==> run A: inputs <==
==> flow/design.v <==
module CS(clk, reset, X, Y);
	input clk, reset; 
	input [7:0] X;
	output [9:0] Y;
	reg [9:0] X1,X2, X3, X4, X5, X6, X7, X8, X9;
	wire[9:0] avg_w;
	reg [9:0] avg;
	reg [9:0] appr;
	wire[9:0] Y_keep_w;
	reg [9:0] Y;
	reg [12:0] avg_dividend;
	reg [12:0] Y_dividend;
	reg [12:0] total_num;
	reg [9:0] least;
	wire [12:0] avg_dis = 13'd9;
	wire [12:0] Y_dis = 13'd8;
	always @(negedge clk) begin
		if(reset) begin
			X1 <= 0; X2 <= 0; X3 <= 0; X4 <= 0; X5 <= 0; X6 <= 0; X7 <= 0; X8 <= 0; X9 <= 0;
			avg_dividend <= 0;
			total_num <= 0;
		end  
		else begin 
			if (total_num < 9)
				total_num <= total_num + 1;
			X1 <= X2;
			X2 <= X3;
			X3 <= X4;
			X4 <= X5;
			X5 <= X6;
			X6 <= X7;
			X7 <= X8;
			X8 <= X9;
			X9 <= X;
			avg_dividend <= X2+X3+X4+X5+X6+X7+X8+X9+X; 	
		end  
	end  
	calc c1(avg_dividend, avg_dis, avg_w);
	always @(*) begin
		avg = avg_w;
		appr = X1;
		least = 1000;
		if( (avg >= X1) && (avg - X1) < least) begin
			appr = X1;
			least = avg - X1;
		end
		if(avg >= X2 && (avg - X2) < least) begin
			appr = X2;
			least = avg - X2;
		end
		if(avg >= X3 && (avg - X3) < least) begin
			appr = X3;
			least = avg - X3;
		end
		if(avg >= X4 && (avg - X4) < least) begin
			appr = X4;
			least = avg - X4;
		end
		if(avg >= X5 && (avg - X5) < least) begin
			appr = X5;
			least = avg - X5;
		end
		if(avg >= X6 && (avg - X6) < least) begin
			appr = X6;
			least = avg - X6;
		end
		if(avg >= X7 && (avg - X7) < least) begin
			appr = X7;
			least = avg - X7;
		end
		if(avg >= X8 && (avg - X8) < least) begin
			appr = X8;
			least = avg - X8;
		end
		if(avg >= X9 && (avg - X9) < least) begin
			appr = X9;
			least = avg - X9;
		end
		Y_dividend = avg_dividend + avg_dis*appr;
	end  
	calc c2(Y_dividend, Y_dis, Y_keep_w);	
	always @(posedge clk) begin
		if (total_num >= 9)
			Y <= Y_keep_w;
	end 
endmodule
module  calc
    #(parameter width=13)   
	(dividend, divisor, merchant);
	input [width-1:0]       dividend;   
	input [width-1:0]       divisor;   
	output [width-1:0]      merchant;   
	reg [width-1:0]     	temp_dividend;  
	reg [width-1:0]      	temp_divisor;  
	reg [2*width-1:0]    	temp_did;
	reg [2*width-1:0]   	temp_dis;
	reg [width-1:0]      	merchant;   
	reg [width-1:0]      	remainder;   
	integer 		i;
    always @(*) begin
		temp_dividend = dividend;
		temp_divisor = divisor;	
	end
    always @(*) begin
		temp_did = {{width{1'b0}}, temp_dividend};
		temp_dis = {temp_divisor, {width{1'b0}}};
		for(i = 0; i < width; i = i +1) begin
			temp_did = temp_did << 1;
			if(temp_did >= temp_dis) 
				temp_did = temp_did - temp_dis + 1'b1;
			else 
				temp_did = temp_did;
		end  
		merchant = temp_did[width-1:0];
		remainder = temp_did[width*2-1: width];
	end  
endmodule
==> flow/run.sh <==
#!/bin/bash
# the make line also repeats each setting of config.mk as NAME=value (left out here)
make -C /OpenROAD-flow-scripts/flow DESIGN_CONFIG=/design/flow/config.mk WORK_HOME=/design/flow/orfs CLKGATE_MAP_FILE= finish
==> flow/config.mk <==
export PLATFORM = sky130hd
export DESIGN_NAME = CS
export DESIGN_NICKNAME = CS
export VERILOG_FILES = /design/flow/design.v
export SDC_FILE = /design/flow/constraint.sdc
export NUM_CORES = 4
export LEC_CHECK = 0
export ABC_AREA = 1
export CAP_MARGIN = 20
export CORE_ASPECT_RATIO = 0.67
export CORE_MARGIN = 2
export CORE_UTILIZATION = 72
export CTS_CLUSTER_DIAMETER = 341
export CTS_CLUSTER_SIZE = 99
export SETUP_SLACK_MARGIN = 2.45
export SLEW_MARGIN = 0
export TNS_END_PERCENT = 5
==> flow/constraint.sdc <==
create_clock -name core_clock -period 13.5 [get_ports {clk}]
set_input_delay 2.7000 -clock core_clock [delete_from_list [all_inputs] [get_ports {clk}]]
set_output_delay 2.7000 -clock core_clock [all_outputs]
set_load 0.01 [all_outputs]
==> inputs of run F, as changes to run A <==
Settings changed: ABC_AREA 1 to 0, CORE_ASPECT_RATIO 0.67 to 0.5, CORE_MARGIN 2 to 5, CORE_UTILIZATION 72 to 59, CTS_CLUSTER_DIAMETER 341 to unset, CTS_CLUSTER_SIZE 99 to 98, SETUP_SLACK_MARGIN 2.45 to unset, SLEW_MARGIN 0 to 20, TNS_END_PERCENT 5 to 15.
==> flow/constraint.sdc (replaced) <==
create_clock -name core_clock -period 70.0 [get_ports {clk}]
set_input_delay 14.0000 -clock core_clock [delete_from_list [all_inputs] [get_ports {clk}]]
set_output_delay 14.0000 -clock core_clock [all_outputs]
set_load 0.01 [all_outputs]
==> inputs of run H, as changes to run A <==
Settings changed: CORE_ASPECT_RATIO 0.67 to 1.19, CORE_MARGIN 2 to 5, CORE_UTILIZATION 72 to 59, CTS_CLUSTER_DIAMETER 341 to unset, CTS_CLUSTER_SIZE 99 to 98, PLACE_DENSITY_LB_ADDON set to 0.08, SETUP_SLACK_MARGIN 2.45 to unset, SLEW_MARGIN 0 to 20, TNS_END_PERCENT 5 to 15.
==> flow/constraint.sdc (replaced) <==
create_clock -name core_clock -period 70.0 [get_ports {clk}]
set_input_delay 14.0000 -clock core_clock [delete_from_list [all_inputs] [get_ports {clk}]]
set_output_delay 14.0000 -clock core_clock [all_outputs]
set_load 0.01 [all_outputs]
==> results <==
- Run H produced a clean layout. Run A died in detailed placement (3_5_place_dp) on DPL-0038. Run F completed without violations.
- In run F the utilization is higher than in run H, by 4.4 points.
- Between run H and run F, the lower design area is in run H (gap 8.5%, measured against run F).
- Against run A, the synthesized cell count of run F is smaller by 15%.
- Cell count: run H is larger than run F (about 9%).
- In run H the non-clock buffer count is lower than in run F, by 96.
- Die area: run A < run H < run F.
- Against run F, the wire length of run H is lower by 6.8%.
- Between run H and run F, the lower register-to-register slack is in run F (gap 1.4 ns).
- Against run F, the critical path depth of run H is higher by 35.
- Against run F, the worst setup slack of run H is better by 1.4 ns.
==> figures <==
metric                                                                                         run A          run F         run H
Largest cell class by area                                                                         -    logic gates   logic gates
Simple Share, Synth                                                                            0.303          0.206         0.303
Initial antenna violation count                                                                    -              0             0
Number of cells in the design after placement                                                      -           2361          2648
TritonCTS Buffers                                                                                  -              9             9
Clock buf count                                                                                    -              9            10
Number of multi-input combinational cells in the layout                                            -           1651          1782
Clock tree from TritonCTS                                                                          -           done          done
Final standard cell count with taps included and fillers excluded                                  -           2534          2768
Deepest clock path buffer count                                                                    -              2             2
Setup slack at placement                                                                           -       -2.06 ns      -1.08 ns
Vias per inst                                                                                      -           6.32          5.58
Slew headroom                                                                                      -          0.299         0.511
Worst Hold Path EP                                                                                 -  total_num[12]  total_num[7]
Clock sinks                                                                                        -            107           107
Result of the run                                                          aborted with a tool error  no timing/DRC/antenna violations  no timing/DRC/antenna violations
Failing step                                                       detailed placement (3_5_place_dp)              -             -
FILL cells                                                                                         -           2136          2430
CP Class                                                                                           -   flop to flop  flop to flop
